Design atomik_top_parallel, start of the top module:
module atomik_top_parallel #(
    parameter integer SYS_CLK_HZ = 94_500_000,
    parameter integer BAUD_RATE  = 115200,
    parameter integer N_BANKS    = 4
)(
    input  wire       sys_clk,
    input  wire       sys_rst_n,
    input  wire       uart_rx,
    output wire       uart_tx,
    output wire [5:0] led
);
Settings: LEC_CHECK=0, CAP_MARGIN=20, CELL_PAD_IN_SITES_DETAIL_PLACEMENT=0, CORE_MARGIN=2, CORE_UTILIZATION=50, CTS_CLUSTER_DIAMETER=33, CTS_CLUSTER_SIZE=29, GPL_ROUTABILITY_DRIVEN=1, SETUP_SLACK_MARGIN=0.77, SLEW_MARGIN=20; clock period 5.81 ns.
run.sh (not shown) runs the stock make flow with config.mk's settings and CLKGATE_MAP_FILE=.
The baseline passed the timing, design-rule and antenna checks.
Edit:
- ABC_AREA: not set -> 1
- CAP_MARGIN: 20 -> 0
- CORE_UTILIZATION: 50 -> 72
- CTS_CLUSTER_DIAMETER: 33 -> 27
- PLACE_DENSITY_LB_ADDON: not set -> 0.2
- clock period: 5.81 -> 3.19 ns (I/O delays scaled with it)
The changed run completed and failed the layout checks on negative setup slack.
Via count came out higher by 38%.
Wire length came out higher by 26%.
Sequential power came out higher by 82%.
Die size came out lower by 25%.

v51:
atomik_top_parallel again, from the RTL that the note above started with.
Settings: LEC_CHECK=0, ABC_AREA=1, CAP_MARGIN=15, CORE_MARGIN=2, CORE_UTILIZATION=72, CTS_CLUSTER_DIAMETER=28, CTS_CLUSTER_SIZE=14, PLACE_DENSITY_LB_ADDON=0.19, SETUP_SLACK_MARGIN=0.78, SLEW_MARGIN=20; clock period 3.19 ns.
Nothing crashed in v51 and all stages finished; the problem is that the final layout failed, the offending checks being setup timing.
Inputs modified between v51 and v27:
Settings: clearing ABC_AREA, which used to be 1; swapping 15 for 20 in CAP_MARGIN; swapping 72 for 64 in CORE_UTILIZATION; clearing SETUP_SLACK_MARGIN, which used to be 0.78; clearing CTS_CLUSTER_SIZE, which used to be 14; clearing CTS_CLUSTER_DIAMETER, which used to be 28; clearing PLACE_DENSITY_LB_ADDON, which used to be 0.19; swapping 3.19 for 5.12 in the clock period (ns, I/O delays scaled along).
Findings:
v27 drops fewer vias than v51.
Core footprint for v27 is higher than for v51.
| worst hold slack across all endpoints | v27 vs v51 | better |
v27 went all the way through the flow, and no timing, DRC or antenna check failed.
Setup clock skew after layout, v27 and v51, higher one = v51.
Re first-iteration DRC count: v27 and v51 aren't equal, and the higher value belongs to v51.
Taking v51 as the reference, in v27 count of plain and timing-repair buffers in the layout now sits lower, floorplan die width now sits higher, relative area change from synthesis to final layout now sits lower.
Sequential share of layout area: v27 and v51 compared, higher one is v27
Design area shrinks by more than 10% when moving from v51 to v27.
Taking v51 over v27, the count of clock-net buffers in the final layout ratio works out to 1.8.
Changes in v38 relative to v27:
Settings: an added PLACE_DENSITY of 0.6; a change of CORE_UTILIZATION from 64 to 40; a change of the clock period (ns, I/O delays scaled along) from 5.12 to 5.71.
[summary]
- Any difference in synthesized instance count between v38 and v27 is small enough to ignore.
- When v38 is measured against v27, its signed area change from the synthesized netlist to the final layout turns out 2.3 points higher.
- v38 improves on v27 in post-placement worst setup slack.
- For v38, the uppermost layer routed was met4, unlike v27, where it was met5.
- Final worst-path cycle share in v38 is 7.7 points lower than in v27
- In v38 the clock power turned out about 3.6% lower than in v27.
- Diff v27 -> v38 | minimum hold slack | increase of 0.011 ns
## Diff of input files: v35 against v38
Settings: PLACE_DENSITY no longer set, was 0.6; SETUP_SLACK_MARGIN now 0.8, previously not set; ABC_AREA now 1, previously not set; CTS_CLUSTER_SIZE now 80, previously not set; CORE_UTILIZATION now 72, was 40; the clock period (ns, I/O delays scaled along) now 3.17, was 5.71.
## What came out
- In summary, v35 completed successfully, with a layout that passed the timing, design-rule and antenna checks.
- On first-iteration DRC count: v35 sits above v38.
- Of the two values seen for worst min-delay path category, reg -> reg was produced by v38 and reg -> async by v35.
- Per the comparison of v35 with v38, routed length on met3 up 3000 um; design area up 8.0%; number of buffers created by CTS down about 10%.
- For v35, the largest power group was registers, unlike v38, where it was the clock network.
## Diff of input files: v12 against v35
Settings: CAP_MARGIN changed from 20 to 5; PLACE_DENSITY_LB_ADDON newly set to 0.2.
Notes after the runs:
Number of nets in the layout ends up higher on v35. For v12, the uppermost signal routing layer after detailed routing was met5, unlike v35, where it was met4. Looking only at area of all placed cells without fillers, and setting everything else aside, the lower value of v12 and v35 goes to v12. v12 vs v35 — final non-filler cell total dropped slightly. v35 → v12: total clock network power climbed about 4.7%, multi-input combinational area share climbed 0.15 points.

Starting RTL as in the previous note.
export LEC_CHECK = 0
export ABC_AREA = 1
export CAP_MARGIN = 15
export CORE_MARGIN = 2
export CORE_UTILIZATION = 72
export CTS_CLUSTER_SIZE = 14
export HOLD_SLACK_MARGIN = 0.29
export PLACE_DENSITY_LB_ADDON = 0.19
export SETUP_SLACK_MARGIN = 0.78
export SLEW_MARGIN = 20
create_clock -name core_clock -period 3.21 [get_ports {sys_clk}]
Rerun with:
==> flow/config.mk (replaced) <==
export PLATFORM = sky130hd
export DESIGN_NAME = atomik_top_parallel
export DESIGN_NICKNAME = atomik_top_parallel
export VERILOG_FILES = /design/flow/design.v
export SDC_FILE = /design/flow/constraint.sdc
export NUM_CORES = 4
export LEC_CHECK = 0
export CAP_MARGIN = 20
export CORE_MARGIN = 2
export CORE_UTILIZATION = 40
export PLACE_DENSITY = 0.6
export SLEW_MARGIN = 20
==> flow/constraint.sdc (replaced) <==
create_clock -name core_clock -period 4.36 [get_ports {sys_clk}]
set_input_delay 0.8720 -clock core_clock [delete_from_list [all_inputs] [get_ports {sys_clk}]]
set_output_delay 0.8720 -clock core_clock [all_outputs]
set_load 0.01 [all_outputs]
=>
- The new run completed without violations
- clock skew rose by 0.0034 ns
- worst setup slack gets worse by 0.053 ns
- routed wire length fell by 6.6%
- die area rose by 66%
- final area fell by 7.1%
- final cell count fell by 16%
- via count fell by 23%
- power fell by 25%
- first-iteration DRC count fell by 40%
Rerun with:
--- a/flow/config.mk
+++ b/flow/config.mk
@@ -6,7 +6,9 @@
 export NUM_CORES = 4
 export LEC_CHECK = 0
+export ABC_AREA = 1
 export CAP_MARGIN = 20
 export CORE_MARGIN = 2
-export CORE_UTILIZATION = 40
-export PLACE_DENSITY = 0.6
+export CORE_UTILIZATION = 72
+export CTS_CLUSTER_SIZE = 80
+export SETUP_SLACK_MARGIN = 0.82
 export SLEW_MARGIN = 20
==> flow/constraint.sdc (replaced) <==
create_clock -name core_clock -period 3.17 [get_ports {sys_clk}]
set_input_delay 0.6340 -clock core_clock [delete_from_list [all_inputs] [get_ports {sys_clk}]]
set_output_delay 0.6340 -clock core_clock [all_outputs]
set_load 0.01 [all_outputs]
Effect: Clock skew fell by 0.0093 ns. Register-to-register slack is worse by 0.79 ns. Sequential share of layout area drops by 3.9 points.
Rerun with:
==> flow/config.mk (replaced) <==
export PLATFORM = sky130hd
export DESIGN_NAME = atomik_top_parallel
export DESIGN_NICKNAME = atomik_top_parallel
export VERILOG_FILES = /design/flow/design.v
export SDC_FILE = /design/flow/constraint.sdc
export NUM_CORES = 4
export LEC_CHECK = 0
export CAP_MARGIN = 0
export CORE_MARGIN = 2
export CORE_UTILIZATION = 40
export GPL_TIMING_DRIVEN = 0
export MAX_ROUTING_LAYER = met4
export PLACE_DENSITY = 0.6
export SETUP_SLACK_MARGIN = -0.21
export SLEW_MARGIN = 20
==> flow/constraint.sdc (replaced) <==
create_clock -name core_clock -period 10.2 [get_ports {sys_clk}]
set_input_delay 2.0400 -clock core_clock [delete_from_list [all_inputs] [get_ports {sys_clk}]]
set_output_delay 2.0400 -clock core_clock [all_outputs]
set_load 0.01 [all_outputs]
Outcome: Via count decreases by about a fifth; non-clock buffer count increases by 144; hold slack gets better by 0.011 ns.

Starting RTL as in the previous note.
make LEC_CHECK=0 CAP_MARGIN=15 CELL_PAD_IN_SITES_DETAIL_PLACEMENT=2 CORE_ASPECT_RATIO=0.57 CORE_MARGIN=2 CORE_UTILIZATION=17 CTS_CLUSTER_SIZE=88 MAX_ROUTING_LAYER=met4 MIN_ROUTING_LAYER=met2 PLACE_DENSITY=0.44 SETUP_SLACK_MARGIN=1.21 SLEW_MARGIN=20 finish   # period 4.05 ns
The first run ran to the end with violations: negative setup slack.
Next try:
==> flow/config.mk (replaced) <==
export PLATFORM = sky130hd
export DESIGN_NAME = atomik_top_parallel
export DESIGN_NICKNAME = atomik_top_parallel
export VERILOG_FILES = /design/flow/design.v
export SDC_FILE = /design/flow/constraint.sdc
export NUM_CORES = 4
export LEC_CHECK = 0
export CAP_MARGIN = 20
export CORE_MARGIN = 2
export CORE_UTILIZATION = 70
export SETUP_SLACK_MARGIN = 0.8
export SLEW_MARGIN = 20
==> flow/constraint.sdc (replaced) <==
create_clock -name core_clock -period 3.17 [get_ports {sys_clk}]
set_input_delay 0.6340 -clock core_clock [delete_from_list [all_inputs] [get_ports {sys_clk}]]
set_output_delay 0.6340 -clock core_clock [all_outputs]
set_load 0.01 [all_outputs]
Effect:
- The changed run ran to the end with violations: negative setup slack
- core utilization rises by 60 points
- final area falls by 4.4%
- final cell count falls by 32%
- power rises by about 25%

Setup of run A:
Starting RTL as in the previous note.
Design atomik_top_parallel, start of the top module:
module atomik_top_parallel #(
    parameter integer SYS_CLK_HZ = 94_500_000,
    parameter integer BAUD_RATE  = 115200,
    parameter integer N_BANKS    = 4
)(
    input  wire       sys_clk,
    input  wire       sys_rst_n,
    input  wire       uart_rx,
    output wire       uart_tx,
    output wire [5:0] led
);
    wire clk_int;
    wire pll_lock;
    assign clk_int  = sys_clk;
    assign pll_lock = 1'b1;
    reg [15:0] por_cnt;
    always @(posedge sys_clk or negedge sys_rst_n) begin
        if (!sys_rst_n)
            por_cnt <= 16'd0;
        else if (por_cnt != 16'hFFFF)
            por_cnt <= por_cnt + 16'd1;
    end
    wire por_done = (por_cnt == 16'hFFFF);
    reg [2:0] rst_sync;
    always @(posedge clk_int or negedge sys_rst_n) begin
        if (!sys_rst_n)
            rst_sync <= 3'b000;
        else
            rst_sync <= {rst_sync[1:0], (por_done & pll_lock)};
    end
    wire internal_rst_n = rst_sync[2];
    reg [23:0] heartbeat_cnt;
    always @(posedge clk_int or negedge internal_rst_n) begin
        if (!internal_rst_n)
            heartbeat_cnt <= 24'd0;
        else
  ...
Settings: LEC_CHECK=0, ABC_AREA=1, CAP_MARGIN=20, CELL_PAD_IN_SITES_DETAIL_PLACEMENT=0, CELL_PAD_IN_SITES_GLOBAL_PLACEMENT=1, CORE_ASPECT_RATIO=0.5, CORE_MARGIN=2, CORE_UTILIZATION=67, CTS_CLUSTER_DIAMETER=278, CTS_CLUSTER_SIZE=98, GPL_ROUTABILITY_DRIVEN=1, PLACE_DENSITY=0.37, SETUP_SLACK_MARGIN=1.51, SLEW_MARGIN=20; clock period 5.43 ns.
For run A, the flow was terminated by a tool error in 3_1_place_gp_skip_io and produced no final design.
Input-level comparison between run B and run A:
Settings: a change of CTS_CLUSTER_SIZE from 98 to 73; a change of SETUP_SLACK_MARGIN from 1.51 to 0.78; a deleted CELL_PAD_IN_SITES_DETAIL_PLACEMENT that had been 0; a change of CORE_UTILIZATION from 67 to 72; a deleted CORE_ASPECT_RATIO that had been 0.5; a deleted CELL_PAD_IN_SITES_GLOBAL_PLACEMENT that had been 1; a deleted GPL_ROUTABILITY_DRIVEN that had been 1; a change of CAP_MARGIN from 20 to 15; a deleted CTS_CLUSTER_DIAMETER that had been 278; a change of the clock period (ns, I/O delays scaled along) from 5.43 to 3.27.
Results
- Run B completed every stage of the flow, and the final layout passed the timing, design-rule and antenna checks.
- Comparing run B against run A, there is no change at all in number of flip-flops and latches in the synthesized netlist.
- Share of synthesized area occupied by flip-flops and latches came out exactly the same in run A and run B.
- Core region area on run B is down relative to run A.
- Run A -> run B: site row count increased by more than a quarter
- Taking run B as 1.0, run A lands at 1.5 on width of the die.
#### Input delta (run C over run B)
Settings: PLACE_DENSITY now 0.36, was 0.37; CTS_CLUSTER_DIAMETER now 29, previously not set; CTS_CLUSTER_SIZE now 80, was 73; CAP_MARGIN now 20, was 15; SETUP_SLACK_MARGIN now 0.8, was 0.78; the clock period (ns, I/O delays scaled along) now 3.17, was 3.27.
Results
Average wire per cell in the routed design (higher): run C
Summary: with run B as the reference, count of clock buffers in the final design in run C moved up by more than half.
Summary of the comparison: worst-case setup margin in the final layout is lower in run C, relative to run B.
Compare run B and run C | global-route usage higher: run C
Clock network fraction of total power for run C is higher than for run B.
The more densely filled core belongs to run C, not run B.
Run C vs run B: highest ir drop seen on vdd up by more than a quarter
Run C vs run B — wire length of the first global-routing pass rose about 8%.
Taking run B as the reference, in run C portion of total power attributed to sequential cells went down, power consumption went up.

atomik_top_parallel again, from the RTL that the note above started with.
Settings: LEC_CHECK=0, CAP_MARGIN=20, CELL_PAD_IN_SITES_DETAIL_PLACEMENT=2, CELL_PAD_IN_SITES_GLOBAL_PLACEMENT=2, CORE_MARGIN=2, CORE_UTILIZATION=20, GPL_ROUTABILITY_DRIVEN=1, GPL_TIMING_DRIVEN=1, HOLD_SLACK_MARGIN=0.12, SLEW_MARGIN=15; clock period 5.32 ns.
Rerun with:
ABC_AREA = 0   (was not set)
CELL_PAD_IN_SITES_GLOBAL_PLACEMENT = 1   (was 2)
CORE_ASPECT_RATIO = 1.52   (was not set)
CORE_UTILIZATION = 55   (was 20)
CTS_CLUSTER_DIAMETER = 277   (was not set)
GPL_ROUTABILITY_DRIVEN = not set   (was 1)
HOLD_SLACK_MARGIN = not set   (was 0.12)
MIN_ROUTING_LAYER = met2   (was not set)
SETUP_SLACK_MARGIN = 0.98   (was not set)
SLEW_MARGIN = 20   (was 15)
clock period = 4.08 ns   (was 5.32 ns; I/O delays follow)
What happened: Now the flow never finished: it broke off in clock tree synthesis (4_1_cts) (DPL-0033); die size went down by 63%; area after synthesis is unchanged; synthesized cell count stays the same.
Rerun with:
ABC_AREA = not set   (was 0)
CAP_MARGIN = 40   (was 20)
CELL_PAD_IN_SITES_GLOBAL_PLACEMENT = not set   (was 1)
CORE_ASPECT_RATIO = not set   (was 1.52)
CORE_UTILIZATION = 32   (was 55)
CTS_CLUSTER_DIAMETER = not set   (was 277)
GPL_TIMING_DRIVEN = 0   (was 1)
MAX_ROUTING_LAYER = met4   (was not set)
MIN_ROUTING_LAYER = not set   (was met2)
PLACE_DENSITY = 0.6   (was not set)
SETUP_SLACK_MARGIN = -0.21   (was 0.98)
clock period = 10.2 ns   (was 4.08 ns; I/O delays follow)
=>
- The changed run went through all stages and came out clean
- synthesized area does not change
- synthesized cell count does not change
- die size rose by well over a third
Rerun with:
ABC_AREA = 1   (was not set)
CELL_PAD_IN_SITES_GLOBAL_PLACEMENT = 2   (was not set)
CTS_CLUSTER_DIAMETER = 143   (was not set)
Effect: Worst setup slack gets better by 780 ps; synthesized cell count goes up by 34%; global-route usage drops by 5.8 points; sequential power is about the same; count of clock-buffer cells in the layout grows by 14; cell area rose by 7.7%; fmax rises by 15%.

Setup of build 69:
Starting RTL as in the previous note.
Settings: LEC_CHECK=0, ABC_AREA=1, CAP_MARGIN=40, CELL_PAD_IN_SITES_DETAIL_PLACEMENT=2, CELL_PAD_IN_SITES_GLOBAL_PLACEMENT=2, CORE_MARGIN=2, CORE_UTILIZATION=32, GPL_TIMING_DRIVEN=0, MAX_ROUTING_LAYER=met5, PLACE_DENSITY=0.6, SETUP_SLACK_MARGIN=-0.21, SLEW_MARGIN=20; clock period 10.2 ns.
The final layout from build 69, which completed every stage, passed the timing, design-rule and antenna checks at the end of the flow.
#### Input delta (build 42 over build 69)
Settings: swapping 40 for 20 in CAP_MARGIN; swapping 0.6 for 0.38 in PLACE_DENSITY; swapping -0.21 for 0.82 in SETUP_SLACK_MARGIN; swapping 32 for 72 in CORE_UTILIZATION; putting CTS_CLUSTER_SIZE at 17 where nothing was set; clearing CELL_PAD_IN_SITES_DETAIL_PLACEMENT, which used to be 2; clearing MAX_ROUTING_LAYER, which used to be met5; clearing GPL_TIMING_DRIVEN, which used to be 0; clearing CELL_PAD_IN_SITES_GLOBAL_PLACEMENT, which used to be 2; swapping 10.2 for 3.17 in the clock period (ns, I/O delays scaled along).
--- outcome ---
- Compare build 42 and build 69 | final hold slack higher: build 42
- Between build 42 and build 69, the difference in part of the total power dissipated in combinational logic is negligible.
- Number of setup buffers added after CTS was lower in build 69 than in build 42.
- The internal power contribution of build 42 exceeds that of build 69 by about 200%.
### build 42 -> build 96
Settings: CTS_CLUSTER_DIAMETER: unset -> 27; CAP_MARGIN: 20 -> 0; CTS_CLUSTER_SIZE: 17 -> 29; PLACE_DENSITY: 0.38 -> unset; CORE_ASPECT_RATIO: unset -> 0.88; SLEW_MARGIN: 20 -> 40; SETUP_SLACK_MARGIN: 0.82 -> 0.77; PLACE_DENSITY_LB_ADDON: unset -> 0.2; CELL_PAD_IN_SITES_DETAIL_PLACEMENT: unset -> 0; GPL_ROUTABILITY_DRIVEN: unset -> 1.
## What came out
- Build 96 finished all stages; layout check result: FAIL, due to negative setup slack.
- Relative to build 42, the fraction of standard cell area in multi-input logic of build 96 is lower by 2.6 points.
- Per the comparison of build 96 with build 42, routed length on met3 picked up an extra 83%; synthesis-to-layout area growth rose 8.2 points; global-route total usage across every layer has increased.
- Compared to build 42, build 96 has worst hold slack 0.071 ns lower.
- Relative to build 42, the clock power measured on build 96 has increased by more than half.
- Build 96 vs build 42: register-to-register slack down
- [compare] base=build 42 new=build 96: number of tap cells added at floorplan roughly the same; number of non-filler instances in the completed layout climbed 2.8%.
Changes in build 81 relative to build 96:
Settings: SLEW_MARGIN: 40 -> 20; PLACE_DENSITY_LB_ADDON: 0.2 -> unset; TNS_END_PERCENT: unset -> 5; CAP_MARGIN: 0 -> 40; ABC_AREA: 1 -> unset; CTS_CLUSTER_DIAMETER: 27 -> 278; CORE_ASPECT_RATIO: 0.88 -> unset; CORE_UTILIZATION: 72 -> 40; the clock period (ns, I/O delays scaled along): 3.17 -> 5.43.
==> results <==
Build 81 completed every stage of the flow, and the final layout passed the timing, design-rule and antenna checks. The lower critical path buffer and inverter count came out of build 81. Measured against each other, build 81 and build 96 differ in global-route total usage across every layer, the higher figure coming from build 96. Lower logic share of the area was reported by build 96, not build 81. Summary of the comparison: via count is lower in build 81, relative to build 96. Power, build 81 vs build 96: down by more than half.
Here is what was changed in the inputs of build 63 compared with build 81.
Settings: a change of CORE_UTILIZATION from 40 to 61; a change of SETUP_SLACK_MARGIN from 0.77 to -0.38; a change of CAP_MARGIN from 40 to 35; a change of CTS_CLUSTER_DIAMETER from 278 to 266; a deleted TNS_END_PERCENT that had been 5; a change of the clock period (ns, I/O delays scaled along) from 5.43 to 5.84.
--- outcome ---
Going from build 81 to build 63, routed wire length saw an increase; core utilization went up by 21 points; first-pass GRT wire length increased about 0.9%.
Diff build 81 -> build 63 | power after layout | decrease of 630 uW
Compared with build 81, in build 63 highest cell delay on the worst timing path up 0.12 ns, sequential cell count of the final layout did not really move.
Power is estimated from default activity; no workload was simulated.
